--- design.v ---
`timescale 1ns / 1ps
module gauss1d #(
    parameter DATA_WIDTH = 14
)(
    input wire clk,
    input wire rst_n,
    input wire in_window_valid,
    input wire [DATA_WIDTH*5-1:0] in_window_value,
    output reg [4+DATA_WIDTH-1:0] out_event_value,
    output reg out_event_valid
    );
always @(posedge clk or negedge rst_n) begin
    if(~rst_n) begin
        out_event_value <= 0;
        out_event_valid <= 0;
    end
    else begin
        if(in_window_valid == 1) begin
            out_event_value <= in_window_value[DATA_WIDTH*0+DATA_WIDTH-1:DATA_WIDTH*0] + 4*in_window_value[DATA_WIDTH*1+DATA_WIDTH-1:DATA_WIDTH*1] + 6*in_window_value[DATA_WIDTH*2+DATA_WIDTH-1:DATA_WIDTH*2] + 4*in_window_value[DATA_WIDTH*3+DATA_WIDTH-1:DATA_WIDTH*3] + in_window_value[DATA_WIDTH*4+DATA_WIDTH-1:DATA_WIDTH*4];
            out_event_valid <= 1;
        end
        else begin
            out_event_value <= 0;
            out_event_valid <= 0;
        end
    end
end
endmodule
`timescale 1ns / 1ps
module gauss5 #(
    parameter DATA_WIDTH = 14
)(
    input wire clk,
    input wire rst_n,
    input wire [DATA_WIDTH*5*5-1:0] in_window_value,
    input wire in_window_valid,
    input wire [15:0] in_window_addr,
    input wire ready_for_new_event,      
    output reg [8+DATA_WIDTH-1:0] out_event_value,
    output reg out_event_valid,
    output reg [15:0] out_event_addr,
    output wire window_req               
    );
assign window_req = ready_for_new_event;
wire out_event_valid_0;
wire [DATA_WIDTH+4-1:0] out_event_value_0;
gauss1d #(
    .DATA_WIDTH(DATA_WIDTH)
) gauss1d_inst_0 (
    .clk(clk),
    .rst_n(rst_n),
    .in_window_valid(in_window_valid),
    .in_window_value(in_window_value[DATA_WIDTH*5*1-1:DATA_WIDTH*5*0]),
    .out_event_value(out_event_value_0),
    .out_event_valid(out_event_valid_0)
    );
wire out_event_valid_1;
wire [DATA_WIDTH+4-1:0] out_event_value_1;
gauss1d #(
    .DATA_WIDTH(DATA_WIDTH)
) gauss1d_inst_1 (
    .clk(clk),
    .rst_n(rst_n),
    .in_window_valid(in_window_valid),
    .in_window_value(in_window_value[DATA_WIDTH*5*2-1:DATA_WIDTH*5*1]),
    .out_event_value(out_event_value_1),
    .out_event_valid(out_event_valid_1)
    );
wire out_event_valid_2;
wire [DATA_WIDTH+4-1:0] out_event_value_2;
gauss1d #(
    .DATA_WIDTH(DATA_WIDTH)
) gauss1d_inst_2 (
    .clk(clk),
    .rst_n(rst_n),
    .in_window_valid(in_window_valid),
    .in_window_value(in_window_value[DATA_WIDTH*5*3-1:DATA_WIDTH*5*2]),
    .out_event_value(out_event_value_2),
    .out_event_valid(out_event_valid_2)
    );
wire out_event_valid_3;
wire [DATA_WIDTH+4-1:0] out_event_value_3;
gauss1d #(
    .DATA_WIDTH(DATA_WIDTH)
) gauss1d_inst_3 (
    .clk(clk),
    .rst_n(rst_n),
    .in_window_valid(in_window_valid),
    .in_window_value(in_window_value[DATA_WIDTH*5*4-1:DATA_WIDTH*5*3]),
    .out_event_value(out_event_value_3),
    .out_event_valid(out_event_valid_3)
    );
wire out_event_valid_4;
wire [DATA_WIDTH+4-1:0] out_event_value_4;
gauss1d #(
    .DATA_WIDTH(DATA_WIDTH)
) gauss1d_inst_4 (
    .clk(clk),
    .rst_n(rst_n),
    .in_window_valid(in_window_valid),
    .in_window_value(in_window_value[DATA_WIDTH*5*5-1:DATA_WIDTH*5*4]),
    .out_event_value(out_event_value_4),
    .out_event_valid(out_event_valid_4)
    );
always @(posedge clk or negedge rst_n) begin
    if(~rst_n) begin
        out_event_value <= 0;
        out_event_valid <= 0;
        out_event_addr <= 0;
    end
    else begin
        if(out_event_valid_0 == 1 && out_event_valid_1 == 1 && out_event_valid_2 == 1 && out_event_valid_3 == 1 && out_event_valid_4 == 1) begin
            out_event_value <= out_event_value_0 + 4*out_event_value_1 + 6*out_event_value_2 + 4*out_event_value_3 + out_event_value_4;
            out_event_valid <= 1;
            out_event_addr <= in_window_addr;
        end
        else begin
            out_event_value <= 0;
            out_event_valid <= 0;
            out_event_addr <= 0;
        end
    end
end
endmodule
`timescale 1ns / 1ps
module harrisres #(
    parameter DATA_WIDTH = 23
)(
    input wire clk,
    input wire rst_n,
    input wire [DATA_WIDTH-2:0] in_event_value_xx,
    input wire [DATA_WIDTH-1:0] in_event_value_xy,
    input wire [DATA_WIDTH-2:0] in_event_value_yy,
    input wire in_event_valid_xx,
    input wire in_event_valid_xy,
    input wire in_event_valid_yy,
    input wire [15:0] in_event_addr_xx,
    input wire [15:0] in_event_addr_xy,
    input wire [15:0] in_event_addr_yy,
    input wire ready_for_new_event,      
    output reg [DATA_WIDTH+22:0] out_event_value,
    output reg out_event_valid,
    output reg [15:0] out_event_addr,
    output wire event_req                
    );
assign event_req = ready_for_new_event;
always @(posedge clk or negedge rst_n) begin
    if(~rst_n) begin
        out_event_value <= 0;
        out_event_valid <= 0;
        out_event_addr <= 0;
    end
    else begin
        if(in_event_valid_xx == 1 && in_event_valid_xy == 1 && in_event_valid_yy == 1 && in_event_addr_xx == in_event_addr_xy && in_event_addr_xx == in_event_addr_yy) begin
            out_event_value <= 25 * in_event_value_xx * in_event_value_yy - 25 * in_event_value_xy * in_event_value_xy - (in_event_value_xx + in_event_value_yy) * (in_event_value_xx + in_event_value_yy);
            out_event_valid <= 1;
            out_event_addr <= in_event_addr_xx;
        end
        else begin
            out_event_value <= 0;
            out_event_valid <= 0;
            out_event_addr <= 0;
        end
    end
end
endmodule
`timescale 1ns / 1ps
module harris_response (
    input  wire         clk,
    input  wire         rst_n,
    input  wire [349:0] in_window_value_xx,
    input  wire [374:0] in_window_value_xy,
    input  wire [349:0] in_window_value_yy,
    input  wire         in_window_valid,
    input  wire [15:0]  in_window_addr,
    input  wire         ready_for_new_event,
    output wire [45:0]  out_event_value,
    output wire         out_event_valid,
    output wire [15:0]  out_event_addr,
    output wire         window_req
    );
wire [15:0] addr_xx, addr_xy, addr_yy;
wire [21:0] value_xx, value_yy;
wire [22:0] value_xy;
wire valid_xx, valid_xy, valid_yy;
wire req_xx, req_xy, req_yy;
wire event_req;
assign window_req = req_xx & req_xy & req_yy;
gauss5 #(.DATA_WIDTH(14)) gauss5_inst_xx (
    .clk(clk), .rst_n(rst_n),
    .in_window_value(in_window_value_xx), .in_window_valid(in_window_valid),
    .in_window_addr(in_window_addr), .ready_for_new_event(event_req),
    .out_event_valid(valid_xx), .out_event_addr(addr_xx),
    .out_event_value(value_xx), .window_req(req_xx));
gauss5 #(.DATA_WIDTH(15)) gauss5_inst_xy (
    .clk(clk), .rst_n(rst_n),
    .in_window_value(in_window_value_xy), .in_window_valid(in_window_valid),
    .in_window_addr(in_window_addr), .ready_for_new_event(event_req),
    .out_event_valid(valid_xy), .out_event_addr(addr_xy),
    .out_event_value(value_xy), .window_req(req_xy));
gauss5 #(.DATA_WIDTH(14)) gauss5_inst_yy (
    .clk(clk), .rst_n(rst_n),
    .in_window_value(in_window_value_yy), .in_window_valid(in_window_valid),
    .in_window_addr(in_window_addr), .ready_for_new_event(event_req),
    .out_event_valid(valid_yy), .out_event_addr(addr_yy),
    .out_event_value(value_yy), .window_req(req_yy));
harrisres #(.DATA_WIDTH(23)) harrisres_inst (
    .clk(clk), .rst_n(rst_n),
    .in_event_value_xx(value_xx), .in_event_value_yy(value_yy),
    .in_event_value_xy(value_xy),
    .in_event_valid_xx(valid_xx), .in_event_valid_yy(valid_yy),
    .in_event_valid_xy(valid_xy),
    .in_event_addr_xx(addr_xx), .in_event_addr_yy(addr_yy),
    .in_event_addr_xy(addr_xy),
    .ready_for_new_event(ready_for_new_event),
    .out_event_valid(out_event_valid), .out_event_addr(out_event_addr),
    .out_event_value(out_event_value), .event_req(event_req));
endmodule
--- run.sh ---
#!/bin/bash
# the make line also repeats each setting of config.mk as NAME=value (left out here)
make -C /OpenROAD-flow-scripts/flow DESIGN_CONFIG=/design/flow/config.mk WORK_HOME=/design/flow/orfs CLKGATE_MAP_FILE= finish
--- config.mk ---
export PLATFORM = sky130hd
export DESIGN_NAME = harris_response
export DESIGN_NICKNAME = harris_response
export VERILOG_FILES = /design/flow/design.v
export SDC_FILE = /design/flow/constraint.sdc
export NUM_CORES = 4
export LEC_CHECK = 0
export CAP_MARGIN = 20
export CORE_ASPECT_RATIO = 0.71
export CORE_MARGIN = 2
export CORE_UTILIZATION = 72
export CTS_CLUSTER_SIZE = 51
export PLACE_DENSITY = 0.66
export SETUP_SLACK_MARGIN = 1.61
export SLEW_MARGIN = 20
export TNS_END_PERCENT = 5
--- constraint.sdc ---
create_clock -name core_clock -period 9.68 [get_ports {clk}]
set_input_delay 1.9360 -clock core_clock [delete_from_list [all_inputs] [get_ports {clk}]]
set_output_delay 1.9360 -clock core_clock [all_outputs]
set_load 0.01 [all_outputs]
==> metrics.csv, run 1 <==
stage;metric;value;unit
clock_network;clkTransAtPathRegs;70;ps
sta;finalClockPeriodUsage;1.233;
setup_path;critPathCaptureType;flip-flop;
setup_path;path_depth;40;
yosys;topCellsByArea;fa_1 42%, ha_1 14%, inv_1 11%;
yosys;synth_area;115000;um2
setup_path;rrSetupSlack;-2250;ps
layout;nNetsFinal;18735;
placed_design;gp_congestion;1.232;
sta;finClkSkew;40.74;ps
job;maxCapViolCount;0;
yosys;ys_types;74;
placed_design;portBuffers;1156;
die;io_pins;1159;
yosys;aoi_share;0.07684;
die;initial_core_util;0.7252;
route;post_drt_wl_per_cell;28.87;um
setup_path;worstPathArrival;12570;ps
clock_network;clkSinkCount;423;
setup_path;crit_required;10320;ps
die;fp.dieW;478.2;um
grt;gr-total-overflow;0;
setup_path;cp-endpoint;harrisres_inst.out_event_value[43]$_DFF_PN0_;
run_status;outcome;failed layout checks;
clock_network;cts-root-buf;clkbuf_16;
setup_path;crit_top_cell;fa_1;
sta;layout_setup_ws;-2255;ps
setup_path;cpPeakStageDelay;640;ps
yosys;yosys-stat-cells;12164;
route;drcViolationCount;0;
clock_network;cts_max_path_buffers;3;
die;die_h;340.7;um
grt;grt_pass1_wl;678.6;mm
yosys;common_cells;3224 x inv_1, 2413 x fa_1, 1311 x ha_1;
route;drtIter0Drc;14063;
worst_hold_path;hp-start;gauss5_inst_yy.out_event_addr[3]$_DFF_PN0_;
sta;worst_slew_pin_slew;1360;ps
setup_path;critical_path_class;reg2reg;
setup_path;rr_endpoint;harrisres_inst.out_event_value[43]$_DFF_PN0_;
clock_network;cts_tree;done;
sta;hold_violations;0;
worst_hold_path;min-delay-path-class;reg2reg;
yosys;synthFlopType;dfrtp_1;
setup_path;start_kind;flip-flop;
layout;fin_util;0.8742;
yosys;yosysChipArea;115000;um2
clock_network;numCtsBuffers;49;
grt;grt_start_max_net_pins;170;
route;wl;470.1;mm
worst_hold_path;hold_end;harrisres_inst.out_event_addr[3]$_DFF_PN0_;
yosys;syn_nets;16983;
route;ant_nets;0;
sta;rsz0062_at_grt;true;
die;fp-row-count;123;
setup_path;cp_slowest_cell;fa_1;
sta;fmax;83.79;MHz
yosys;edf_count;0;
clock_network;htree_levels;2;
sta;finalSetupTns;-57310;ps
sta;hold_slack;458.9;ps
yosys;netlist_instances;12164;
yosys;seq_area_frac_synth;0.09208;
run_status;failed_layout_checks;negative setup slack;
clock_network;ctsHoldBuffers;0;
setup_path;crit_family;adder cells;
die;die_area;162900;um2
die;core;158500;um2
sta;maxSlewViolCount;0;
sta;slew_headroom;0.08684;
grt;grt_antenna_before_repair;176;
job;warnings;100;
layout;stdcell_area;138600;um2
sta;period_needed;11930;ps
yosys;most_common_cell;inv_1;
yosys;top_area_cell;fa_1;
placed_design;placed_area;134800;um2
sta;setup_viol_count_final;34;
setup_path;reg2reg_depth;40;
yosys;ys_ff;423;
layout;area_growth;20.54;%
route;vias_per_cell;6.335;
setup_path;cp.buffers_inverters;7;
setup_path;critical_path.max_fanout;6;
clock_network;clk_latency;740;ps
route;firstDrtPassIters;11;
yosys;logic_family;adder cells;
yosys;ys_warn_count;5;
yosys;avgSynthCellArea;9.451;um2
yosys;xor_share;0.04396;
grt;first_global_vias;110087;
yosys;ys_async_sr_fraction;1.000;
yosys;fa_ha_area_frac;0.5629;
worst_hold_path;worstHoldPathCells;1;
setup_path;startpoint;gauss5_inst_xx.out_event_value[7]$_DFF_PN0_;
yosys;simple_gate_share;0.1077;
yosys;mux_share;0.0005333;
grt;gr-usage-all-layers;0.5755;
placed_design;post-dp-hpwl;383.4;mm
route;vias;103175;
yosys;yosysTopAreaCellShare;0.4202;
setup_path;reg2reg_from;gauss5_inst_xx.out_event_value[7]$_DFF_PN0_;
## per-stage QoR
| step | setup slack, ps | std cells |
|---|---|---|
| floorplan | -1336 | 12164 |
| global placement | -1975 | 15960 |
| detailed placement | -2244 | 15960 |
| CTS | -1900 | 16067 |
| global route | -2433 | 16184 |
| finish | -2255 | 16286 |
## timing repair
item                                    4_1_cts  5_1_grt
pin swaps                                    72       73
gates resized                               140      113
endpoints found under the setup margin       42       46
buffers inserted                             15       14
## routing by layer
layer	share of wire	track usage	routed length, um	up-vias
li1	-	-	-	40305
met1	0.31	0.6485	147700	49926
met2	0.39	0.7644	183200	9542
met3	0.20	0.4006	93240	3282
met4	0.094	0.3916	44010	120
met5	0.0040	0.08766	1877	-
## area by class of cell
type	count	area [um2]
multi-input combinational	8193	92410
fill	7500	19940
clock buffer	58	1300
inverter	3238	12160
timing repair buffer	2011	18540
sequential	423	10590
tap	2125	2659
clock inverter	34	404.1
antenna	204	510.5
==> run 2: changes to the inputs <==
- CORE_ASPECT_RATIO: 0.71 -> default
- CORE_UTILIZATION: 72 -> 58
- CTS_CLUSTER_SIZE: 51 -> 60
- PLACE_DENSITY: 0.66 -> default
- SETUP_SLACK_MARGIN: 1.61 -> -0.85
- TNS_END_PERCENT: 5 -> default
- clock period: 9.68 -> 8.25 ns (I/O delays scaled with it)
==> metrics.csv, run 2 <==
stage;metric;value;unit;change
run_status;outcome;failed layout checks;;unchanged
run_status;failed_layout_checks;negative setup slack;;unchanged
yosys;edf_count;0;;unchanged
die;die_area;201800;um2;was 162900 um2
route;vias_per_cell;5.532;;was 6.335
setup_path;cp_slowest_cell;fa_2;;was fa_1
yosys;yosys-stat-cells;12164;;unchanged
yosys;ys_ff;423;;unchanged
yosys;most_common_cell;inv_1;;unchanged
yosys;mux_share;0.0005333;;unchanged
sta;slew_headroom;0.2291;;was 0.08684
placed_design;place_ws;-3496;ps;was -2244 ps
setup_path;cp.buffers_inverters;14;;was 7
yosys;ys_warn_count;5;;unchanged
yosys;aoi_share;0.07684;;unchanged
setup_path;path_depth;45;;was 40
yosys;topCellsByArea;fa_1 42%, ha_1 14%, inv_1 11%;;unchanged
clock_network;numCtsBuffers;54;;was 49
layout;final.fill_count;14943;;was 7500
yosys;logic_family;adder cells;;unchanged
route;vias;92512;;was 103175
layout;fin_util;0.7107;;was 0.8742
sta;rsz0062_at_grt;true;;unchanged
sta;fmax;86.81;MHz;was 83.79 MHz
layout;nNetsFinal;18787;;was 18735
route;ant_nets;0;;unchanged
placed_design;portBuffers;1156;;unchanged
setup_path;rrSetupSlack;-3270;ps;was -2250 ps
setup_path;cpPeakStageDelay;770;ps;was 640 ps
clock_network;clk_latency;740;ps;about the same
job;warnings;96;;was 100
worst_hold_path;hold_end;harrisres_inst.out_event_addr[13]$_DFF_PN0_;;was harrisres_inst.out_event_addr[3]$_DFF_PN0_
die;die_h;449.2;um;was 340.7 um
sta;setup_viol_count_final;41;;was 34
setup_path;start_kind;flip-flop;;unchanged
clock_network;cts_tree;done;;unchanged
yosys;ys_types;74;;unchanged
die;io_pins;1159;;unchanged
setup_path;crit_family;adder cells;;unchanged
yosys;synth_area;115000;um2;unchanged
placed_design;gp_congestion;1.095;;was 1.232
yosys;top_area_cell;fa_1;;unchanged
clock_network;clkTransAtPathRegs;60;ps;was 70 ps
route;wl;417.0;mm;was 470.1 mm
setup_path;startpoint;gauss5_inst_xx.out_event_value[6]$_DFF_PN0_;;was gauss5_inst_xx.out_event_value[7]$_DFF_PN0_
sta;finalClockPeriodUsage;1.396;;was 1.233
yosys;ys_async_sr_fraction;1.000;;unchanged
sta;worst_slew_pin_slew;1127;ps;was 1360 ps
setup_path;worstPathArrival;12060;ps;was 12570 ps
setup_path;reg2reg_from;gauss5_inst_xx.out_event_value[6]$_DFF_PN0_;;was gauss5_inst_xx.out_event_value[7]$_DFF_PN0_
clock_network;clkSinkCount;423;;unchanged
clock_network;htree_levels;2;;unchanged
grt;gr-usage-all-layers;0.4210;;was 0.5755
layout;area_growth;21.92;%;was 20.54%
setup_path;rr_endpoint;harrisres_inst.out_event_value[41]$_DFF_PN0_;;was harrisres_inst.out_event_value[43]$_DFF_PN0_
yosys;synthFlopType;dfrtp_1;;unchanged
layout;seq_area;10590;um2;about the same
setup_path;cp-endpoint;harrisres_inst.out_event_value[41]$_DFF_PN0_;;was harrisres_inst.out_event_value[43]$_DFF_PN0_
grt;gr-total-overflow;0;;unchanged
yosys;common_cells;3224 x inv_1, 2413 x fa_1, 1311 x ha_1;;unchanged
route;drtIter0Drc;7678;;was 14063
route;drcViolationCount;0;;unchanged
grt;grt_antenna_before_repair;116;;was 176
route;firstDrtPassIters;6;;was 11
sta;hold_violations;0;;unchanged
clock_network;cts_max_path_buffers;3;;unchanged
yosys;xor_share;0.04396;;unchanged
die;initial_core_util;0.5829;;was 0.7252
die;fp.dieW;449.2;um;was 478.2 um
grt;grt_start_max_net_pins;174;;was 170
yosys;seq_area_frac_synth;0.09208;;unchanged
clock_network;ctsHoldBuffers;0;;unchanged
yosys;syn_nets;16983;;unchanged
yosys;yosysTopAreaCellShare;0.4202;;unchanged
setup_path;reg2reg_depth;45;;was 40
die;fp-row-count;163;;was 123
setup_path;crit_required;8800;ps;was 10320 ps
sta;period_needed;11520;ps;was 11930 ps
yosys;avgSynthCellArea;9.451;um2;unchanged
die;core;197200;um2;was 158500 um2
job;maxCapViolCount;0;;unchanged
setup_path;critical_path_class;reg2reg;;unchanged
worst_hold_path;hp-start;gauss5_inst_yy.out_event_addr[13]$_DFF_PN0_;;was gauss5_inst_yy.out_event_addr[3]$_DFF_PN0_
clock_network;cts-root-buf;clkbuf_16;;unchanged
yosys;simple_gate_share;0.1077;;unchanged
yosys;yosysChipArea;115000;um2;unchanged
sta;finClkSkew;68.13;ps;was 40.74 ps
layout;logic_area;92810;um2;was 92410 um2
sta;maxSlewViolCount;0;;unchanged
sta;layout_setup_ws;-3269;ps;was -2255 ps
route;post_drt_wl_per_cell;24.93;um;was 28.87 um
worst_hold_path;worstHoldPathCells;1;;unchanged
yosys;fa_ha_area_frac;0.5629;;unchanged
grt;grt_pass1_wl;621.5;mm;was 678.6 mm
grt;first_global_vias;99817;;was 110087
setup_path;critical_path.max_fanout;5;;was 6
yosys;netlist_instances;12164;;unchanged
placed_design;post-dp-hpwl;368.1;mm;was 383.4 mm
worst_hold_path;min-delay-path-class;reg2reg;;unchanged
setup_path;critPathCaptureType;flip-flop;;unchanged
-- run 2: final cells by class --
class,instances,share of cell area
multi-input cells,8193,0.6622
diodes,69,0.001232
clock buffers,68,0.01052
clock inverters,33,0.003124
inverters,3238,0.08682
well taps,2640,0.02357
flip-flops and latches,423,0.07555
repair buffers,2058,0.1370
-- run 2: stage by stage --
step	area (um2)	cells	hold WS [ps]	TNS [ps]
after floorplan	115400	12164	411.8	-66210
after global routing	140100	16697	479.0	-109300
after global placement	136000	16500	436.2	-98630
after CTS	139300	16630	453.1	-90300
after detailed placement	136000	16500	440.6	-103700
final	140200	16722	456.1	-99110
-- run 2: routing by layer --
layer | global-route usage | wire length (um) | vias up
met3 | 0.1388 | 46320 | 1192
met2 | 0.6417 | 185200 | 4417
li1 | - | - | 40212
met4 | 0.2566 | 31960 | 78
met5 | 0.004735 | 823 | -
met1 | 0.5201 | 152700 | 46613
-- run 2: what timing repair did --
action	4_1_cts	5_1_grt
endpoints found under the setup margin	36	38
setup buffers	48	30
cloned	1	0
resized	245	98
pin swaps	189	87
==> run 3: changes to the inputs <==
- ABC_AREA: default -> 1
- CELL_PAD_IN_SITES_DETAIL_PLACEMENT: default -> 1
- CELL_PAD_IN_SITES_GLOBAL_PLACEMENT: default -> 3
- CORE_ASPECT_RATIO: default -> 1.53
- CORE_MARGIN: 2 -> 10
- CORE_UTILIZATION: 58 -> 40
- CTS_CLUSTER_DIAMETER: default -> 89
- CTS_CLUSTER_SIZE: 60 -> default
- MAX_ROUTING_LAYER: default -> met4
- PLACE_DENSITY_LB_ADDON: default -> 0.11
- SETUP_SLACK_MARGIN: -0.85 -> default
- TNS_END_PERCENT: default -> 55
- clock period: 8.25 -> 13.0 ns (I/O delays scaled with it)
==> metrics.csv, run 3 <==
stage;metric;value;unit;change
sta;finalClockPeriodUsage;0.9224;;was 1.396
layout;area_growth;17.20;%;was 21.92%
placed_design;placed_area;133400;um2;was 136000 um2
sta;finClkSkew;63.76;ps;was 68.13 ps
clock_network;numCtsBuffers;52;;was 54
worst_hold_path;hold_end;harrisres_inst.out_event_addr[3]$_DFF_PN0_;;was harrisres_inst.out_event_addr[13]$_DFF_PN0_
layout;final_cells;18838;;was 16722
setup_path;rr_endpoint;harrisres_inst.out_event_value[39]$_DFF_PN0_;;was harrisres_inst.out_event_value[41]$_DFF_PN0_
clock_network;post_cts.repair.setup_buffers;0;;was 48
setup_path;cp_slowest_cell;fa_1;;was fa_2
yosys;yosysTopAreaCellShare;0.4175;;was 0.4202
worst_hold_path;min-delay-path-class;reg2reg;;unchanged
yosys;edf_count;0;;unchanged
yosys;logic_family;adder cells;;unchanged
sta;fmax;83.40;MHz;was 86.81 MHz
setup_path;critPathCaptureType;flip-flop;;unchanged
run_status;outcome;no timing/DRC/antenna violations;;was failed layout checks
worst_hold_path;worstHoldPathCells;2;;was 1
yosys;seq_area_frac_synth;0.09148;;was 0.09208
setup_path;critical_path_class;reg2reg;;unchanged
yosys;xor_share;0.02421;;was 0.04396
layout;fin_util;0.4705;;was 0.7107
route;wl;522.3;mm;was 417.0 mm
die;io_pins;1159;;unchanged
grt;grt_pass1_wl;750.7;mm;was 621.5 mm
grt;grt_antenna_before_repair;171;;was 116
clock_network;clk_latency;740;ps;about the same
setup_path;critical_path.max_fanout;12;;was 5
sta;layout_setup_ws;1009;ps;was -3269 ps
clock_network;cts_resized;0;;was 245
yosys;synthFlopType;dfrtp_1;;unchanged
clock_network;ctsHoldBuffers;0;;unchanged
route;vias_per_cell;5.076;;was 5.532
placed_design;portBuffers;1156;;unchanged
worst_hold_path;hp-start;gauss5_inst_yy.out_event_addr[3]$_DFF_PN0_;;was gauss5_inst_yy.out_event_addr[13]$_DFF_PN0_
yosys;synth_area;115700;um2;was 115000 um2
yosys;common_cells;3967 x inv_1, 2413 x fa_1, 1975 x nand2_1;;was 3224 x inv_1, 2413 x fa_1, 1311 x ha_1
route;firstDrtPassIters;8;;was 6
clock_network;cts_max_path_buffers;3;;unchanged
layout;stdcell_area;135600;um2;was 140200 um2
yosys;ys_types;54;;was 74
route;drtIter0Drc;4587;;was 7678
yosys;ys_ff;423;;unchanged
sta;maxSlewViolCount;0;;unchanged
die;initial_core_util;0.4015;;was 0.5829
die;core;288200;um2;was 197200 um2
grt;grt_start_max_net_pins;99;;was 174
placed_design;post-dp-hpwl;481.6;mm;was 368.1 mm
yosys;syn_nets;18409;;was 16983
setup_path;reg2reg_depth;47;;was 45
sta;worst_slew_pin_slew;1042;ps;was 1127 ps
placed_design;gp_congestion;1.054;;was 1.095
die;fp.dieW;454.8;um;was 449.2 um
sta;finalSetupTns;0;ps;was -99110 ps
yosys;netlist_instances;13590;;was 12164
sta;hold_violations;0;;unchanged
sta;period_needed;11990;ps;was 11520 ps
clock_network;clkSinkCount;423;;unchanged
yosys;topCellsByArea;fa_1 42%, ha_1 14%, inv_1 13%;;was fa_1 42%, ha_1 14%, inv_1 11%
setup_path;startpoint;gauss5_inst_xy.out_event_value[5]$_DFF_PN0_;;was gauss5_inst_xx.out_event_value[6]$_DFF_PN0_
die;fp-row-count;244;;was 163
setup_path;cpPeakStageDelay;610;ps;was 770 ps
setup_path;cp-endpoint;harrisres_inst.out_event_value[39]$_DFF_PN0_;;was harrisres_inst.out_event_value[41]$_DFF_PN0_
clock_network;clkTransAtPathRegs;70;ps;was 60 ps
yosys;yosysChipArea;115700;um2;was 115000 um2
yosys;avgSynthCellArea;8.514;um2;was 9.451 um2
sta;slew_headroom;0.3047;;was 0.2291
yosys;most_common_cell;inv_1;;unchanged
yosys;mux_share;0.00008651;;was 0.0005333
placed_design;post-place-cells;18590;;was 16500
yosys;ys_warn_count;5;;unchanged
setup_path;rrSetupSlack;1010;ps;was -3270 ps
setup_path;worstPathArrival;12560;ps;was 12060 ps
sta;setup_viol_count_final;0;;was 41
job;warnings;76;;was 96
yosys;simple_gate_share;0.1148;;was 0.1077
yosys;ys_async_sr_fraction;1.000;;unchanged
placed_design;place_ws;1143;ps;was -3496 ps
clock_network;htree_levels;2;;unchanged
route;vias;95624;;was 92512
setup_path;path_depth;47;;was 45
yosys;top_area_cell;fa_1;;unchanged
setup_path;crit_required;13570;ps;was 8800 ps
yosys;fa_ha_area_frac;0.5593;;was 0.5629
die;die_h;685.3;um;was 449.2 um
layout;nNetsFinal;19651;;was 18787
setup_path;crit_family;adder cells;;unchanged
grt;gr-total-overflow;0;;unchanged
die;die_area;311700;um2;was 201800 um2
route;drcViolationCount;0;;unchanged
setup_path;reg2reg_from;gauss5_inst_xy.out_event_value[5]$_DFF_PN0_;;was gauss5_inst_xx.out_event_value[6]$_DFF_PN0_
setup_path;cp.buffers_inverters;13;;was 14
clock_network;cts-root-buf;clkbuf_16;;unchanged
clock_network;cts_tree;done;;unchanged
grt;gr-usage-all-layers;0.3438;;was 0.4210
grt;first_global_vias;111625;;was 99817
setup_path;start_kind;flip-flop;;unchanged
job;maxCapViolCount;0;;unchanged
route;post_drt_wl_per_cell;27.73;um;was 24.93 um
yosys;aoi_share;0.07083;;was 0.07684
yosys;yosys-stat-cells;13590;;was 12164
layout;final.fill_count;34286;;was 14943
sta;rsz0062_at_grt;false;;was true
route;ant_nets;0;;unchanged
==> run 3: per-stage QoR <==
| step | hold slack [ps] |
|---|---|
| 3_3_place_gp | 413.7 |
| 5_1_grt | 465.7 |
| 3_5_place_dp | 426.0 |
| 4_1_cts | 443.0 |
| 2_1_floorplan | 397.6 |
| 6_report | 436.0 |
==> run 3: cell type report <==
cell class / instances / area [um2] / area share
tap: 3813 / 4771 / 0.03518
multi-input combinational: 8884 / 89020 / 0.6565
inverter: 4014 / 15070 / 0.1111
antenna: 153 / 382.9 / 0.002823
clock inverter: 28 / 421.7 / 0.003109
clock buffer: 66 / 1404 / 0.01035
timing repair buffer: 1457 / 13950 / 0.1029
sequential: 423 / 10590 / 0.07808
==> run 3: routing by layer <==
layer | part of all wire | GRT usage | routed length, um | vias up
li1 | - | - | - | 42615
met1 | 0.34 | 0.3398 | 177000 | 49113
met2 | 0.52 | 0.6166 | 273900 | 2659
met3 | 0.040 | 0.04258 | 20770 | 1237
met4 | 0.097 | 0.2505 | 50690 | 0
met5 | 0 | - | 0 | -
==> run 4: changes to the inputs <==
- ABC_AREA: 1 -> default
- CAP_MARGIN: 20 -> 0
- CELL_PAD_IN_SITES_DETAIL_PLACEMENT: 1 -> default
- CELL_PAD_IN_SITES_GLOBAL_PLACEMENT: 3 -> default
- CORE_ASPECT_RATIO: 1.53 -> 1.12
- CORE_MARGIN: 10 -> 2
- CTS_CLUSTER_DIAMETER: 89 -> 32
- PLACE_DENSITY_LB_ADDON: 0.11 -> default
- SETUP_SLACK_MARGIN: default -> 2.73
- TNS_END_PERCENT: 55 -> default
==> metrics.csv, run 4 <==
stage;metric;value;unit;change
setup_path;reg2reg_depth;45;;was 47
setup_path;crit_top_cell;fa_1;;
setup_path;worstPathArrival;12370;ps;was 12560 ps
placed_design;gp_congestion;1.012;;was 1.054
yosys;yosysChipArea;115000;um2;was 115700 um2
placed_design;post-dp-hpwl;371.3;mm;was 481.6 mm
setup_path;rrSetupSlack;1220;ps;was 1010 ps
grt;grt_start_max_net_pins;189;;was 99
yosys;common_cells;3224 x inv_1, 2413 x fa_1, 1311 x ha_1;;was 3967 x inv_1, 2413 x fa_1, 1975 x nand2_1
sta;period_needed;11780;ps;was 11990 ps
setup_path;path_depth;45;;was 47
worst_hold_path;min-delay-path-class;reg2reg;;unchanged
yosys;ys_async_sr_fraction;1.000;;unchanged
clock_network;cts_max_path_buffers;3;;unchanged
sta;hold_violations;0;;unchanged
grt;grt_pass1_wl;604.8;mm;was 750.7 mm
setup_path;critical_path_class;reg2reg;;unchanged
yosys;yosysTopAreaCellShare;0.4202;;was 0.4175
yosys;aoi_share;0.07684;;was 0.07083
sta;layout_setup_ws;1218;ps;was 1009 ps
die;initial_core_util;0.4016;;was 0.4015
yosys;topCellsByArea;fa_1 42%, ha_1 14%, inv_1 11%;;was fa_1 42%, ha_1 14%, inv_1 13%
yosys;top_area_cell;fa_1;;unchanged
layout;area_growth;21.41;%;was 17.20%
clock_network;numCtsBuffers;110;;was 52
yosys;synthFlopType;dfrtp_1;;unchanged
die;core;286300;um2;was 288200 um2
route;drcViolationCount;0;;unchanged
layout;final_cells;17585;;was 18838
grt;gr-usage-all-layers;0.2983;;was 0.3438
sta;fmax;84.87;MHz;was 83.40 MHz
sta;slew_headroom;0.2093;;was 0.3047
die;fp.dieW;510.6;um;was 454.8 um
yosys;simple_gate_share;0.1077;;was 0.1148
worst_hold_path;hp-start;gauss5_inst_yy.out_event_addr[0]$_DFF_PN0_;;was gauss5_inst_yy.out_event_addr[3]$_DFF_PN0_
yosys;ys_warn_count;5;;unchanged
clock_network;clk_latency;780;ps;was 740 ps
route;ant_nets;0;;unchanged
yosys;seq_area_frac_synth;0.09208;;was 0.09148
sta;hold_slack;451.0;ps;was 436.0 ps
yosys;synth_area;115000;um2;was 115700 um2
worst_hold_path;hold_end;harrisres_inst.out_event_addr[0]$_DFF_PN0_;;was harrisres_inst.out_event_addr[3]$_DFF_PN0_
route;firstDrtPassIters;6;;was 8
layout;nNetsFinal;18356;;was 19651
yosys;fa_ha_area_frac;0.5629;;was 0.5593
clock_network;htree_levels;3;;was 2
clock_network;clkSinkCount;423;;unchanged
yosys;most_common_cell;inv_1;;unchanged
setup_path;cp-endpoint;harrisres_inst.out_event_value[41]$_DFF_PN0_;;was harrisres_inst.out_event_value[39]$_DFF_PN0_
layout;stdcell_area;139600;um2;was 135600 um2
yosys;ys_types;74;;was 54
grt;first_global_vias;91927;;was 111625
run_status;outcome;no timing/DRC/antenna violations;;unchanged
job;maxCapViolCount;0;;unchanged
route;drtIter0Drc;5409;;was 4587
yosys;avgSynthCellArea;9.451;um2;was 8.514 um2
yosys;xor_share;0.04396;;was 0.02421
yosys;mux_share;0.0005333;;was 0.00008651
setup_path;cp.buffers_inverters;14;;was 13
yosys;logic_family;adder cells;;unchanged
grt;grt_antenna_before_repair;158;;was 171
route;wl;418.3;mm;was 522.3 mm
sta;maxSlewViolCount;0;;unchanged
die;fp-row-count;208;;was 244
worst_hold_path;worstHoldPathCells;1;;was 2
clock_network;cts_tree;done;;unchanged
job;warnings;91;;was 76
layout;fin_util;0.4875;;was 0.4705
setup_path;start_kind;flip-flop;;unchanged
yosys;ys_ff;423;;unchanged
setup_path;critical_path.max_fanout;10;;was 12
yosys;netlist_instances;12164;;was 13590
yosys;syn_nets;16983;;was 18409
route;vias_per_cell;4.926;;was 5.076
setup_path;rr_endpoint;harrisres_inst.out_event_value[41]$_DFF_PN0_;;was harrisres_inst.out_event_value[39]$_DFF_PN0_
grt;gr-total-overflow;0;;unchanged
clock_network;cts-root-buf;clkbuf_16;;unchanged
placed_design;placed_area;132800;um2;was 133400 um2
yosys;edf_count;0;;unchanged
die;die_area;291700;um2;was 311700 um2
placed_design;portBuffers;1156;;unchanged
setup_path;cp_slowest_cell;fa_2;;was fa_1
setup_path;critPathCaptureType;flip-flop;;unchanged
clock_network;clkTransAtPathRegs;50;ps;was 70 ps
setup_path;crit_family;adder cells;;unchanged
setup_path;reg2reg_from;gauss5_inst_xy.out_event_value[3]$_DFF_PN0_;;was gauss5_inst_xy.out_event_value[5]$_DFF_PN0_
sta;finalClockPeriodUsage;0.9063;;was 0.9224
sta;worst_slew_pin_slew;1186;ps;was 1042 ps
route;post_drt_wl_per_cell;23.79;um;was 27.73 um
placed_design;post-place-cells;17113;;was 18590
setup_path;crit_required;13590;ps;was 13570 ps
die;io_pins;1159;;unchanged
yosys;yosys-stat-cells;12164;;was 13590
sta;rsz0062_at_grt;true;;was false
sta;finalSetupTns;0;ps;unchanged
placed_design;place_ws;718.5;ps;was 1143 ps
die;die_h;571.3;um;was 685.3 um
setup_path;startpoint;gauss5_inst_xy.out_event_value[3]$_DFF_PN0_;;was gauss5_inst_xy.out_event_value[5]$_DFF_PN0_
route;vias;86620;;was 95624
sta;finClkSkew;57.89;ps;was 63.76 ps
setup_path;cpPeakStageDelay;650;ps;was 610 ps
sta;setup_viol_count_final;0;;unchanged
==> run 4: layer usage <==
| metal | share of wire | up-vias | GRT usage |
|---|---|---|---|
| met5 | 0 | - | - |
| met4 | 0.051 | 0 | 0.1334 |
| met3 | 0.081 | 750 | 0.07478 |
| met2 | 0.48 | 2830 | 0.4820 |
| met1 | 0.38 | 43474 | 0.3503 |
| li1 | - | 39566 | - |
==> run 4: cell type report <==
| cell class | instances | area (um2) |
|---|---|---|
| Timing Repair Buffer | 1571 | 15150 |
| Clock buffer | 132 | 3027 |
| Multi-Input combinational cell | 8193 | 92460 |
| Inverter | 3238 | 12160 |
| Clock inverter | 77 | 983.4 |
| Tap cell | 3780 | 4730 |
| Antenna cell | 171 | 427.9 |
| Fill cell | 27253 | 146700 |
| Sequential cell | 423 | 10620 |
==> run 4: what timing repair did <==
action                                  CTS  global route
resized                                 191           143
hold endpoints to repair                  0             0
endpoints found under the setup margin   34            33
hold buffers                              0             0
buffers inserted                         58            30
gates cloned                              2             2
pin swaps                                80           102
==> run 5: changes to the inputs <==
- CAP_MARGIN: 0 -> 20
- CORE_ASPECT_RATIO: 1.12 -> default
- CORE_UTILIZATION: 40 -> 71
- CTS_CLUSTER_DIAMETER: 32 -> 98
- CTS_CLUSTER_SIZE: default -> 34
- MAX_ROUTING_LAYER: met4 -> default
- PLACE_DENSITY: default -> 0.6
- SETUP_SLACK_MARGIN: 2.73 -> 3.05
- clock period: 13.0 -> 10.9 ns (I/O delays scaled with it)
==> metrics.csv, run 5 <==
stage;metric;value;unit;change
yosys;synth_area;115000;um2;unchanged
layout;final.fill_count;8323;;was 27253
layout;area_growth;20.86;%;was 21.41%
sta;hold_violations;0;;unchanged
yosys;logic_family;adder cells;;unchanged
sta;finClkSkew;93.82;ps;was 57.89 ps
setup_path;cpPeakStageDelay;620;ps;was 650 ps
route;m1WireLength;136.8;mm;was 160.7 mm
grt;grt_antenna_before_repair;148;;was 158
worst_hold_path;worstHoldPathCells;1;;unchanged
yosys;mux_share;0.0005333;;unchanged
placed_design;post-dp-hpwl;360.8;mm;was 371.3 mm
route;drcViolationCount;0;;unchanged
setup_path;rrSetupSlack;-1230;ps;was 1220 ps
yosys;synthFlopType;dfrtp_1;;unchanged
yosys;topCellsByArea;fa_1 42%, ha_1 14%, inv_1 11%;;unchanged
worst_hold_path;min-delay-path-class;reg2reg;;unchanged
sta;finalClockPeriodUsage;1.113;;was 0.9063
setup_path;start_kind;flip-flop;;unchanged
clock_network;cts_tree;done;;unchanged
die;fp-row-count;147;;was 208
route;post_drt_wl_per_cell;28.32;um;was 23.79 um
clock_network;numCtsBuffers;34;;was 110
die;die_h;406.4;um;was 571.3 um
route;route.met3.wl;78.20;mm;was 33.89 mm
die;initial_core_util;0.7151;;was 0.4016
setup_path;path_depth;41;;was 45
job;warnings;97;;was 91
setup_path;reg2reg_depth;41;;was 45
sta;maxSlewViolCount;0;;unchanged
yosys;yosysTopAreaCellShare;0.4202;;unchanged
yosys;ys_ff;423;;unchanged
grt;grt_start_max_net_pins;161;;was 189
yosys;top_area_cell;fa_1;;unchanged
yosys;seq_area_frac_synth;0.09208;;unchanged
placed_design;gp_congestion;1.103;;was 1.012
setup_path;startpoint;gauss5_inst_xx.out_event_value[4]$_DFF_PN0_;;was gauss5_inst_xy.out_event_value[3]$_DFF_PN0_
setup_path;critical_path_class;reg2reg;;unchanged
placed_design;portBuffers;1156;;unchanged
run_status;outcome;failed layout checks;;was no timing/DRC/antenna violations
yosys;common_cells;3224 x inv_1, 2413 x fa_1, 1311 x ha_1;;unchanged
sta;hold_slack;476.8;ps;was 451.0 ps
route;wl;457.2;mm;was 418.3 mm
clock_network;htree_levels;2;;was 3
yosys;netlist_instances;12164;;unchanged
worst_hold_path;hp-start;gauss5_inst_yy.out_event_addr[15]$_DFF_PN0_;;was gauss5_inst_yy.out_event_addr[0]$_DFF_PN0_
yosys;avgSynthCellArea;9.451;um2;unchanged
sta;fmax;82.43;MHz;was 84.87 MHz
sta;slew_headroom;0.07051;;was 0.2093
layout;fin_util;0.8643;;was 0.4875
setup_path;cp.buffers_inverters;10;;was 14
yosys;most_common_cell;inv_1;;unchanged
clock_network;cts-root-buf;clkbuf_16;;unchanged
route;ant_nets;0;;unchanged
die;die_area;165100;um2;was 291700 um2
clock_network;clkSinkCount;423;;unchanged
die;io_pins;1159;;unchanged
job;maxCapViolCount;0;;unchanged
yosys;yosysChipArea;115000;um2;unchanged
setup_path;critical_path.max_fanout;7;;was 10
setup_path;worstPathArrival;12750;ps;was 12370 ps
route;highest-signal-layer;met5;;was met4
yosys;fa_ha_area_frac;0.5629;;unchanged
clock_network;ctsHoldBuffers;0;;unchanged
route;drtIter0Drc;13613;;was 5409
setup_path;rr_endpoint;harrisres_inst.out_event_value[45]$_DFF_PN0_;;was harrisres_inst.out_event_value[41]$_DFF_PN0_
route;firstDrtPassIters;17;;was 6
route;dr_wl_met2;189.9;mm;was 202.4 mm
clock_network;clk_latency;740;ps;was 780 ps
layout;nNetsFinal;18644;;was 18356
sta;setup_viol_count_final;28;;was 0
yosys;ys_types;74;;unchanged
setup_path;critPathCaptureType;flip-flop;;unchanged
grt;gr-usage-all-layers;0.5540;;was 0.2983
sta;layout_setup_ws;-1232;ps;was 1218 ps
grt;grt_pass1_wl;656.1;mm;was 604.8 mm
setup_path;cp-endpoint;harrisres_inst.out_event_value[45]$_DFF_PN0_;;was harrisres_inst.out_event_value[41]$_DFF_PN0_
grt;gr-total-overflow;0;;unchanged
yosys;edf_count;0;;unchanged
yosys;ys_warn_count;5;;unchanged
yosys;aoi_share;0.07684;;unchanged
sta;rsz0062_at_grt;true;;unchanged
placed_design;post-place-cells;15841;;was 17113
clock_network;cts_max_path_buffers;3;;unchanged
placed_design;place_ws;-726.5;ps;was 718.5 ps
route;vias;100305;;was 86620
sta;period_needed;12130;ps;was 11780 ps
yosys;xor_share;0.04396;;unchanged
clock_network;clkTransAtPathRegs;120;ps;was 50 ps
setup_path;cp_slowest_cell;and2_1;;was fa_2
yosys;ys_async_sr_fraction;1.000;;unchanged
layout;final_cells;16143;;was 17585
worst_hold_path;hold_end;harrisres_inst.out_event_addr[15]$_DFF_PN0_;;was harrisres_inst.out_event_addr[0]$_DFF_PN0_
yosys;simple_gate_share;0.1077;;unchanged
grt;first_global_vias;107217;;was 91927
setup_path;crit_family;adder cells;;unchanged
sta;worst_slew_pin_slew;1390;ps;was 1186 ps
die;fp.dieW;406.4;um;was 510.6 um
route;vias_per_cell;6.214;;was 4.926
setup_path;reg2reg_from;gauss5_inst_xx.out_event_value[4]$_DFF_PN0_;;was gauss5_inst_xy.out_event_value[3]$_DFF_PN0_
yosys;yosys-stat-cells;12164;;unchanged
run_status;failed_layout_checks;negative setup slack;;
setup_path;crit_required;11520;ps;was 13590 ps
die;core;160800;um2;was 286300 um2
setup_path;crit_top_cell;fa_1;;unchanged
yosys;syn_nets;16983;;unchanged
-- run 5: routing by layer --
metal / global-route usage / vias to the layer above
li1: - / 40008
met1: 0.5895 / 48931
met2: 0.7771 / 8121
met3: 0.3341 / 3121
met4: 0.4555 / 124
met5: 0.06304 / -
-- run 5: repair_timing --
action | CTS | global route
endpoints found under the setup margin | 40 | 68
pin swaps | 166 | 169
gates resized | 268 | 260
cloned | 1 | 1
setup buffers | 50 | 46
-- run 5: final cells by class --
cell class / instances / area [um2] / share of cell area
well taps: 2160 / 2703 / 0.01945
inverters: 3238 / 12170 / 0.08763
repair buffers: 1935 / 18160 / 0.1307
multi-input cells: 8193 / 93570 / 0.6735
clock buffers: 34 / 850.8 / 0.006124
flip-flops and latches: 423 / 10590 / 0.07623
clock inverters: 28 / 548.0 / 0.003945
diodes: 132 / 330.3 / 0.002378
-- run 5: per-stage QoR --
step                      setup TNS [ps]  instance area (um2)
after floorplan                   -336.4               115600
after global placement             -7521               133900
after detailed placement           -9731               133900
after CTS                          -6578               136900
after global routing              -27860               138800
final                             -23560               138900
==> run 6: changes to the inputs <==
- CORE_UTILIZATION: 71 -> 40
- CTS_CLUSTER_DIAMETER: 98 -> 78
- CTS_CLUSTER_SIZE: 34 -> 10
- SETUP_SLACK_MARGIN: 3.05 -> -1.19
- clock period: 10.9 -> 13.0 ns (I/O delays scaled with it)
==> metrics.csv, run 6 <==
stage;metric;value;unit;change
run_status;outcome;no timing/DRC/antenna violations;;was failed layout checks
clock_network;numCtsBuffers;57;;was 34
yosys;syn_nets;16983;;unchanged
layout;nNetsFinal;18077;;was 18644
grt;gr-total-overflow;0;;unchanged
setup_path;path_depth;42;;was 41
sta;worst_slew_pin_slew;1225;ps;was 1390 ps
die;die_h;540.1;um;was 406.4 um
yosys;yosys-stat-cells;12164;;unchanged
setup_path;cp.buffers_inverters;9;;was 10
yosys;synth_area;115000;um2;unchanged
yosys;ys_types;74;;unchanged
route;drcViolationCount;0;;unchanged
grt;gr-usage-all-layers;0.2696;;was 0.5540
yosys;xor_share;0.04396;;unchanged
clock_network;clkSinkCount;423;;unchanged
yosys;ys_warn_count;5;;unchanged
yosys;aoi_share;0.07684;;unchanged
route;vias_per_cell;4.962;;was 6.214
setup_path;crit_required;13630;ps;was 11520 ps
setup_path;critical_path_class;reg2reg;;unchanged
setup_path;rrSetupSlack;500;ps;was -1230 ps
clock_network;cts_resized;0;;was 268
setup_path;cp-endpoint;harrisres_inst.out_event_value[45]$_DFF_PN0_;;unchanged
placed_design;post-dp-hpwl;348.9;mm;was 360.8 mm
yosys;ys_ff;423;;unchanged
route;post_drt_wl_per_cell;22.69;um;was 28.32 um
yosys;yosysChipArea;115000;um2;unchanged
setup_path;rr_endpoint;harrisres_inst.out_event_value[45]$_DFF_PN0_;;unchanged
die;fp.dieW;540.1;um;was 406.4 um
yosys;fa_ha_area_frac;0.5629;;unchanged
setup_path;reg2reg_from;gauss5_inst_xy.out_event_value[3]$_DFF_PN0_;;was gauss5_inst_xx.out_event_value[4]$_DFF_PN0_
yosys;seq_area_frac_synth;0.09208;;unchanged
layout;stdcell_area;133400;um2;was 138900 um2
yosys;edf_count;0;;unchanged
die;core;285500;um2;was 160800 um2
clock_network;post_cts.repair.setup_buffers;0;;was 50
sta;fmax;79.98;MHz;was 82.43 MHz
clock_network;cts-root-buf;clkbuf_16;;unchanged
sta;finalSetupTns;0;ps;was -23560 ps
yosys;mux_share;0.0005333;;unchanged
sta;finalClockPeriodUsage;0.9618;;was 1.113
setup_path;critical_path.max_fanout;18;;was 7
worst_hold_path;hp-start;gauss5_inst_yy.out_event_addr[2]$_DFF_PN0_;;was gauss5_inst_yy.out_event_addr[15]$_DFF_PN0_
setup_path;startpoint;gauss5_inst_xy.out_event_value[3]$_DFF_PN0_;;was gauss5_inst_xx.out_event_value[4]$_DFF_PN0_
yosys;avgSynthCellArea;9.451;um2;unchanged
die;initial_core_util;0.4027;;was 0.7151
die;io_pins;1159;;unchanged
yosys;yosysTopAreaCellShare;0.4202;;unchanged
clock_network;ctsHoldBuffers;0;;unchanged
grt;grt_pass1_wl;576.4;mm;was 656.1 mm
worst_hold_path;hold_end;harrisres_inst.out_event_addr[2]$_DFF_PN0_;;was harrisres_inst.out_event_addr[15]$_DFF_PN0_
worst_hold_path;worstHoldPathCells;1;;unchanged
layout;final.fill_count;27515;;was 8323
setup_path;start_kind;flip-flop;;unchanged
sta;finClkSkew;71.82;ps;was 93.82 ps
yosys;common_cells;3224 x inv_1, 2413 x fa_1, 1311 x ha_1;;unchanged
sta;slew_headroom;0.1757;;was 0.07051
clock_network;clk_latency;740;ps;about the same
clock_network;htree_levels;2;;unchanged
grt;first_global_vias;89629;;was 107217
sta;maxSlewViolCount;0;;unchanged
layout;area_growth;16.06;%;was 20.86%
die;fp-row-count;196;;was 147
yosys;most_common_cell;inv_1;;unchanged
clock_network;cts_tree;done;;unchanged
setup_path;worstPathArrival;13130;ps;was 12750 ps
grt;grt_start_max_net_pins;182;;was 161
placed_design;place_ws;369.6;ps;was -726.5 ps
yosys;top_area_cell;fa_1;;unchanged
setup_path;cp_slowest_cell;fa_1;;was and2_1
sta;rsz0062_at_grt;false;;was true
route;drtIter0Drc;5095;;was 13613
sta;layout_setup_ws;496.6;ps;was -1232 ps
job;maxCapViolCount;0;;unchanged
clock_network;clkTransAtPathRegs;50;ps;was 120 ps
route;wl;388.1;mm;was 457.2 mm
sta;hold_violations;0;;unchanged
route;firstDrtPassIters;6;;was 17
route;ant_nets;0;;unchanged
yosys;ys_async_sr_fraction;1.000;;unchanged
setup_path;crit_top_cell;fa_1;;unchanged
sta;period_needed;12500;ps;was 12130 ps
yosys;logic_family;adder cells;;unchanged
setup_path;reg2reg_depth;42;;was 41
sta;setup_viol_count_final;0;;was 28
placed_design;portBuffers;1156;;unchanged
die;die_area;291700;um2;was 165100 um2
worst_hold_path;min-delay-path-class;reg2reg;;unchanged
yosys;simple_gate_share;0.1077;;unchanged
setup_path;critPathCaptureType;flip-flop;;unchanged
placed_design;placed_area;131600;um2;was 133900 um2
setup_path;crit_family;adder cells;;unchanged
yosys;netlist_instances;12164;;unchanged
job;warnings;91;;was 97
clock_network;cts_max_path_buffers;3;;unchanged
route;vias;84859;;was 100305
setup_path;cpPeakStageDelay;600;ps;was 620 ps
grt;grt_antenna_before_repair;129;;was 148
yosys;topCellsByArea;fa_1 42%, ha_1 14%, inv_1 11%;;unchanged
placed_design;gp_congestion;0.9586;;was 1.103
yosys;synthFlopType;dfrtp_1;;unchanged
run 6: through the flow:
stage / instances / hold WS (ps) / util
floorplan: 12164 / 411.8 / -
global placement: 16961 / 454.9 / 0.4609
detailed placement: 16961 / 461.3 / 0.4609
CTS: 17045 / 474.1 / 0.4669
global route: 17072 / 490.8 / 0.4672
finish: 17101 / 466.2 / 0.4674
run 6: layout make-up:
cell class,instances,area (um2),area share
Antenna cell,56,140.1,0.001050
Clock buffer,65,1498,0.01123
Tap cell,3762,4707,0.03528
Timing Repair Buffer,1345,13040,0.09771
Inverter,3238,12150,0.09110
Sequential cell,423,10590,0.07936
Clock inverter,19,192.7,0.001444
Multi-Input combinational cell,8193,91110,0.6828
run 6: layer usage:
metal,track usage,share of wire
met2,0.4611,0.49
met5,0,0.00071
met4,0.08477,0.039
met1,0.3496,0.41
met3,0.04139,0.058
==> run 7: changes to the inputs <==
- CORE_UTILIZATION: 40 -> 58
- CTS_CLUSTER_DIAMETER: 78 -> default
- CTS_CLUSTER_SIZE: 10 -> default
- SETUP_SLACK_MARGIN: -1.19 -> default
- clock period: 13.0 -> 10.2 ns (I/O delays scaled with it)
==> metrics.csv, run 7 <==
stage;metric;value;unit;change
job;warnings;89;;was 91
grt;grt_start_max_net_pins;166;;was 182
setup_path;critical_path.max_fanout;4;;was 18
yosys;avgSynthCellArea;9.451;um2;unchanged
clock_network;htree_levels;2;;unchanged
yosys;seq_area_frac_synth;0.09208;;unchanged
setup_path;rrSetupSlack;-1440;ps;was 500 ps
yosys;ys_ff;423;;unchanged
route;drtIter0Drc;7674;;was 5095
yosys;edf_count;0;;unchanged
yosys;mux_share;0.0005333;;unchanged
clock_network;cts-root-buf;clkbuf_16;;unchanged
die;die_area;201800;um2;was 291700 um2
route;firstDrtPassIters;6;;unchanged
setup_path;start_kind;flip-flop;;unchanged
route;wl;416.6;mm;was 388.1 mm
setup_path;cp_slowest_cell;fa_2;;was fa_1
placed_design;post-dp-hpwl;369.9;mm;was 348.9 mm
layout;stdcell_area;139200;um2;was 133400 um2
yosys;syn_nets;16983;;unchanged
sta;rsz0062_at_grt;true;;was false
sta;hold_violations;0;;unchanged
route;ant_nets;0;;unchanged
yosys;topCellsByArea;fa_1 42%, ha_1 14%, inv_1 11%;;unchanged
worst_hold_path;min-delay-path-class;reg2reg;;unchanged
sta;layout_setup_ws;-1438;ps;was 496.6 ps
sta;finalSetupTns;-26360;ps;was 0 ps
route;post_drt_wl_per_cell;25.05;um;was 22.69 um
die;fp.dieW;449.2;um;was 540.1 um
run_status;outcome;failed layout checks;;was no timing/DRC/antenna violations
yosys;most_common_cell;inv_1;;unchanged
die;initial_core_util;0.5829;;was 0.4027
die;core;197200;um2;was 285500 um2
route;vias;92099;;was 84859
yosys;yosysChipArea;115000;um2;unchanged
yosys;yosys-stat-cells;12164;;unchanged
layout;logic_area;92590;um2;was 91110 um2
worst_hold_path;worstHoldPathCells;1;;unchanged
yosys;ys_async_sr_fraction;1.000;;unchanged
run_status;failed_layout_checks;negative setup slack;;
die;fp-row-count;163;;was 196
setup_path;rr_endpoint;harrisres_inst.out_event_value[43]$_DFF_PN0_;;was harrisres_inst.out_event_value[45]$_DFF_PN0_
grt;grt_antenna_before_repair;110;;was 129
die;die_h;449.2;um;was 540.1 um
setup_path;crit_required;10780;ps;was 13630 ps
setup_path;critPathCaptureType;flip-flop;;unchanged
yosys;ys_warn_count;5;;unchanged
grt;grt_pass1_wl;617.7;mm;was 576.4 mm
setup_path;startpoint;gauss5_inst_xy.out_event_value[5]$_DFF_PN0_;;was gauss5_inst_xy.out_event_value[3]$_DFF_PN0_
sta;maxSlewViolCount;0;;unchanged
setup_path;path_depth;43;;was 42
clock_network;cts_max_path_buffers;3;;unchanged
sta;worst_slew_pin_slew;1205;ps;was 1225 ps
setup_path;cpPeakStageDelay;600;ps;about the same
sta;slew_headroom;0.1970;;was 0.1757
sta;setup_viol_count_final;29;;was 0
sta;finClkSkew;54.60;ps;was 71.82 ps
yosys;simple_gate_share;0.1077;;unchanged
yosys;yosysTopAreaCellShare;0.4202;;unchanged
sta;finalClockPeriodUsage;1.141;;was 0.9618
grt;gr-total-overflow;0;;unchanged
placed_design;placed_area;135300;um2;was 131600 um2
layout;nNetsFinal;18718;;was 18077
setup_path;critical_path_class;reg2reg;;unchanged
job;maxCapViolCount;0;;unchanged
route;vias_per_cell;5.537;;was 4.962
yosys;logic_family;adder cells;;unchanged
grt;gr-usage-all-layers;0.4181;;was 0.2696
layout;fin_util;0.7061;;was 0.4674
placed_design;portBuffers;1156;;unchanged
worst_hold_path;hp-start;gauss5_inst_yy.out_event_addr[4]$_DFF_PN0_;;was gauss5_inst_yy.out_event_addr[2]$_DFF_PN0_
setup_path;worstPathArrival;12220;ps;was 13130 ps
layout;final_cells;16633;;was 17101
sta;fmax;85.93;MHz;was 79.98 MHz
layout;area_growth;21.13;%;was 16.06%
clock_network;clkSinkCount;423;;unchanged
yosys;netlist_instances;12164;;unchanged
yosys;ys_types;74;;unchanged
yosys;top_area_cell;fa_1;;unchanged
setup_path;reg2reg_depth;43;;was 42
grt;first_global_vias;100062;;was 89629
worst_hold_path;hold_end;harrisres_inst.out_event_addr[4]$_DFF_PN0_;;was harrisres_inst.out_event_addr[2]$_DFF_PN0_
setup_path;crit_family;adder cells;;unchanged
placed_design;gp_congestion;1.081;;was 0.9586
layout;seq_area;10590;um2;about the same
layout;final.fill_count;14917;;was 27515
route;drcViolationCount;0;;unchanged
clock_network;ctsHoldBuffers;0;;unchanged
setup_path;reg2reg_from;gauss5_inst_xy.out_event_value[5]$_DFF_PN0_;;was gauss5_inst_xy.out_event_value[3]$_DFF_PN0_
setup_path;cp-endpoint;harrisres_inst.out_event_value[43]$_DFF_PN0_;;was harrisres_inst.out_event_value[45]$_DFF_PN0_
yosys;synth_area;115000;um2;unchanged
die;io_pins;1159;;unchanged
clock_network;numCtsBuffers;53;;was 57
yosys;aoi_share;0.07684;;unchanged
clock_network;clkTransAtPathRegs;60;ps;was 50 ps
yosys;fa_ha_area_frac;0.5629;;unchanged
yosys;xor_share;0.04396;;unchanged
clock_network;clk_latency;730;ps;was 740 ps
sta;period_needed;11640;ps;was 12500 ps
clock_network;cts_tree;done;;unchanged
yosys;synthFlopType;dfrtp_1;;unchanged
placed_design;post-place-cells;16441;;was 16961
setup_path;cp.buffers_inverters;10;;was 9
setup_path;crit_top_cell;fa_1;;unchanged
yosys;common_cells;3224 x inv_1, 2413 x fa_1, 1311 x ha_1;;unchanged
## run 7: metrics by stage
step                worst slack (ps)  hold WS (ps)
floorplan                     -807.9         411.8
global placement               -1749         437.0
detailed placement             -1879         440.1
CTS                            -1292         456.5
global route                   -1765         462.1
finish                         -1438         455.3
## run 7: routing by layer
metal,part of all wire,GRT usage
met1,0.37,0.5254
met5,0.00084,0
met4,0.076,0.2508
met3,0.11,0.1216
met2,0.45,0.6419
## run 7: area by class of cell
| class | count | area share |
|---|---|---|
| inverters | 3238 | 0.08729 |
| multi-input cells | 8193 | 0.6649 |
| clock buffers | 65 | 0.01028 |
| flip-flops and latches | 423 | 0.07607 |
| repair buffers | 1990 | 0.1336 |
| clock inverters | 35 | 0.003181 |
| well taps | 2640 | 0.02372 |
| diodes | 49 | 0.0008806 |
## run 7: timing repair
| action | CTS | global route |
|---|---|---|
| gates resized | 174 | 191 |
| setup buffers | 27 | 23 |
| setup endpoints to repair | 34 | 34 |
| endpoints found under the hold margin | 0 | 0 |
| pin swaps | 115 | 129 |
| gates cloned | 1 | 3 |
